Setup of wip/umber:
==> flow/design.v (excerpt) <==
module connect_four(
    input clock,
    input reset,                        
    input rbtn, lbtn, mbtn, bbtn,
    output logic [7:0] row, greenColumn, blueColumn  
    );
For scale: roughly 1,400 cells after synthesis, about 30 I/O pins.
export LEC_CHECK = 0
export CAP_MARGIN = 20
export CORE_MARGIN = 2
export CORE_UTILIZATION = 40
export CTS_CLUSTER_DIAMETER = 231
export GPL_TIMING_DRIVEN = 0
export SLEW_MARGIN = 20
export TNS_END_PERCENT = 95
create_clock -name core_clock -period 10.0 [get_ports {clock}]
run.sh (not shown) runs the stock make flow with config.mk's settings and CLKGATE_MAP_FILE=.
In summary, wip/umber completed successfully, with a layout that passed the timing, DRC and antenna checks.
Setup changes, wip/umber to wip/violet
Settings: clearing TNS_END_PERCENT, which used to be 95; putting PLACE_DENSITY at 0.6 where nothing was set; clearing GPL_TIMING_DRIVEN, which used to be 0; clearing CTS_CLUSTER_DIAMETER, which used to be 231; swapping 40 for 62 in CORE_UTILIZATION; putting ABC_AREA at 1 where nothing was set; swapping 10.0 for 10.3 in the clock period (ns, I/O delays scaled along).
Findings:
- Relative to wip/umber, wip/violet degrades area of the mapped netlist.
- Compared to wip/umber, wip/violet shows a wider setup margin.
- Of wip/violet and wip/umber, it is wip/violet that has the higher part of the power in the clock network.
Relative to wip/violet, the following input files were edited for wip/raven:
Settings: ABC_AREA: 1 -> unset; CORE_UTILIZATION: 62 -> 40; the clock period (ns, I/O delays scaled along): 10.3 -> 4.94.
Results
- Reported for wip/raven and wip/violet, number of buffers inserted by port buffering turned out identical to the last digit.
- Diff wip/violet -> wip/raven | chip area line of the yosys report | decrease of about 9%
- wip/raven against wip/violet: setup slack of the critical path after layout decreased 4.01 ns, clock-cell share of area increased 0.26 points, cell count after placement decreased about 20%, final cell count decreased about 20%, mux share of post-synthesis cell area increased 9.4 points.
- Cell at the slowest stage of the critical path: sky130_fd_sc_hd__clkdlybuf4s50_1 -> wip/violet, sky130_fd_sc_hd__a21boi_1 -> wip/raven
Modified inputs, wip/maple compared to wip/raven
Settings: CORE_UTILIZATION now 56, was 40.
Findings:
Result: PASS for each of wip/maple and wip/raven
In wip/maple the highest cell delay on the worst timing path turned out 0.21 ns lower than in wip/raven.
Between wip/raven and wip/maple, the flow reports met3 wire length increasing by more than 10%.
Taking wip/raven as the reference, in wip/maple final RePlAce weighted congestion now larger; global-route met1 utilization now larger.
wip/maple ends up with a power that is 3.1% higher than in wip/raven.
Between wip/maple and wip/raven, the source-to-sink clock delay at the later pin of the worst-skew pair figures differ only marginally.
Count of multi-input combinational gates of wip/maple is on par with wip/raven.
Edits applied to the flow inputs when going from wip/maple to wip/sierra:
Settings: PLACE_DENSITY: 0.6 -> unset; SETUP_SLACK_MARGIN: unset -> 1.81; CORE_UTILIZATION: 56 -> 65; the clock period (ns, I/O delays scaled along): 4.94 -> 7.29.
==> comparison <==
When wip/sierra is set beside wip/maple, its reported net switching power turns out to be 34% smaller. wip/sierra ends up with a transition at the pin with the smallest max-transition slack that is 0.089 ns higher than in wip/maple. Cell count: lower on wip/sierra. Register bit total from synthesis came out exactly the same in wip/sierra and wip/maple. wip/sierra has worst hold slack below what wip/maple had.

* * *

## run 1
Starting RTL as in the previous note.
Design connect_four, start of the top module:
module connect_four(
    input clock,
    input reset,                        
    input rbtn, lbtn, mbtn, bbtn,
    output logic [7:0] row, greenColumn, blueColumn  
    );
clock: 10.0 ns
lec_check: 0
cap_margin: 20
cell_pad_in_sites_detail_placement: 1
core_margin: 7
core_utilization: 40
cts_cluster_diameter: 231
gpl_timing_driven: 0
min_routing_layer: met2
slew_margin: 20
tns_end_percent: 95
Input-level comparison between run 2 and run 1:
==> flow/config.mk <==
export PLATFORM = sky130hd
export DESIGN_NAME = connect_four
export DESIGN_NICKNAME = connect_four
export VERILOG_FILES = /design/flow/design.v
export SDC_FILE = /design/flow/constraint.sdc
export NUM_CORES = 4
export LEC_CHECK = 0
export ABC_AREA = 0
export CAP_MARGIN = 20
export CORE_MARGIN = 2
export CORE_UTILIZATION = 72
export CTS_CLUSTER_SIZE = 22
export PLACE_DENSITY = 0.65
export SLEW_MARGIN = 20
==> flow/constraint.sdc <==
create_clock -name core_clock -period 2.85 [get_ports {clock}]
set_input_delay 0.5700 -clock core_clock [delete_from_list [all_inputs] [get_ports {clock}]]
set_output_delay 0.5700 -clock core_clock [all_outputs]
set_load 0.01 [all_outputs]
--- outcome ---
[run 2] flow finished | final checks: failed | reasons: setup timing
Static power due to leakage: lower on run 1
Comparing run 1 and run 2, via count is lower on run 2.
On part of the total power dissipated in combinational logic, run 1 and run 2 are neck and neck.
Run 2 vs run 1 — power per unit of standard cell area climbed by more than 100%
Compare run 1 and run 2 | setup slack lower: run 2
#### Input delta (run 3 over run 2)
--- a/flow/config.mk
+++ b/flow/config.mk
@@ -6,9 +6,7 @@
 export NUM_CORES = 4
 export LEC_CHECK = 0
-export ABC_AREA = 0
 export CAP_MARGIN = 20
 export CORE_MARGIN = 2
-export CORE_UTILIZATION = 72
-export CTS_CLUSTER_SIZE = 22
-export PLACE_DENSITY = 0.65
+export CORE_UTILIZATION = 57
+export PLACE_DENSITY = 0.6
 export SLEW_MARGIN = 20
==> flow/constraint.sdc <==
create_clock -name core_clock -period 5.97 [get_ports {clock}]
set_input_delay 1.1940 -clock core_clock [delete_from_list [all_inputs] [get_ports {clock}]]
set_output_delay 1.1940 -clock core_clock [all_outputs]
set_load 0.01 [all_outputs]
Run 3: no failed stages, no open violations at the end. The flow for run 2 finished, though final verification flagged setup timing. Routed wire length on run 3 is down relative to run 2. Run 3 vs run 2 — post-CTS setup-driven buffer insertion count dropped 7. Going from run 2 to run 3, instance area after placement shrinks by about 6%. Full die area on run 3 is behind run 2.
diff inputs: run 3 => run 4
--- a/flow/config.mk
+++ b/flow/config.mk
@@ -6,7 +6,8 @@
 export NUM_CORES = 4
 export LEC_CHECK = 0
+export ABC_AREA = 1
 export CAP_MARGIN = 20
 export CORE_MARGIN = 2
-export CORE_UTILIZATION = 57
+export CORE_UTILIZATION = 65
 export PLACE_DENSITY = 0.6
 export SLEW_MARGIN = 20
==> flow/constraint.sdc <==
create_clock -name core_clock -period 3.25 [get_ports {clock}]
set_input_delay 0.6500 -clock core_clock [delete_from_list [all_inputs] [get_ports {clock}]]
set_output_delay 0.6500 -clock core_clock [all_outputs]
set_load 0.01 [all_outputs]
--- outcome ---
- The final layouts of run 3 and run 4 pass the timing, DRC and antenna checks.
- Re buffer and inverter count on the worst path: run 3 and run 4 aren't equal, and the higher value belongs to run 4.
- | die outline area | run 4 vs run 3 | better |
- In run 4, the path length in cells of the critical path came out 7 below the value in run 3.
- Delta (run 4 minus run 3): switching power higher, sequential portion of the cell area lower, data required time at the worst endpoint lower, yosys-reported design area after synthesis higher.
- Looking at critical-path cell with the highest stage delay, the sky130_fd_sc_hd__clkdlybuf4s50_1 result is from run 4; the sky130_fd_sc_hd__dfxtp_1 one comes from run 3.
Power and IR drop assume default switching activity.
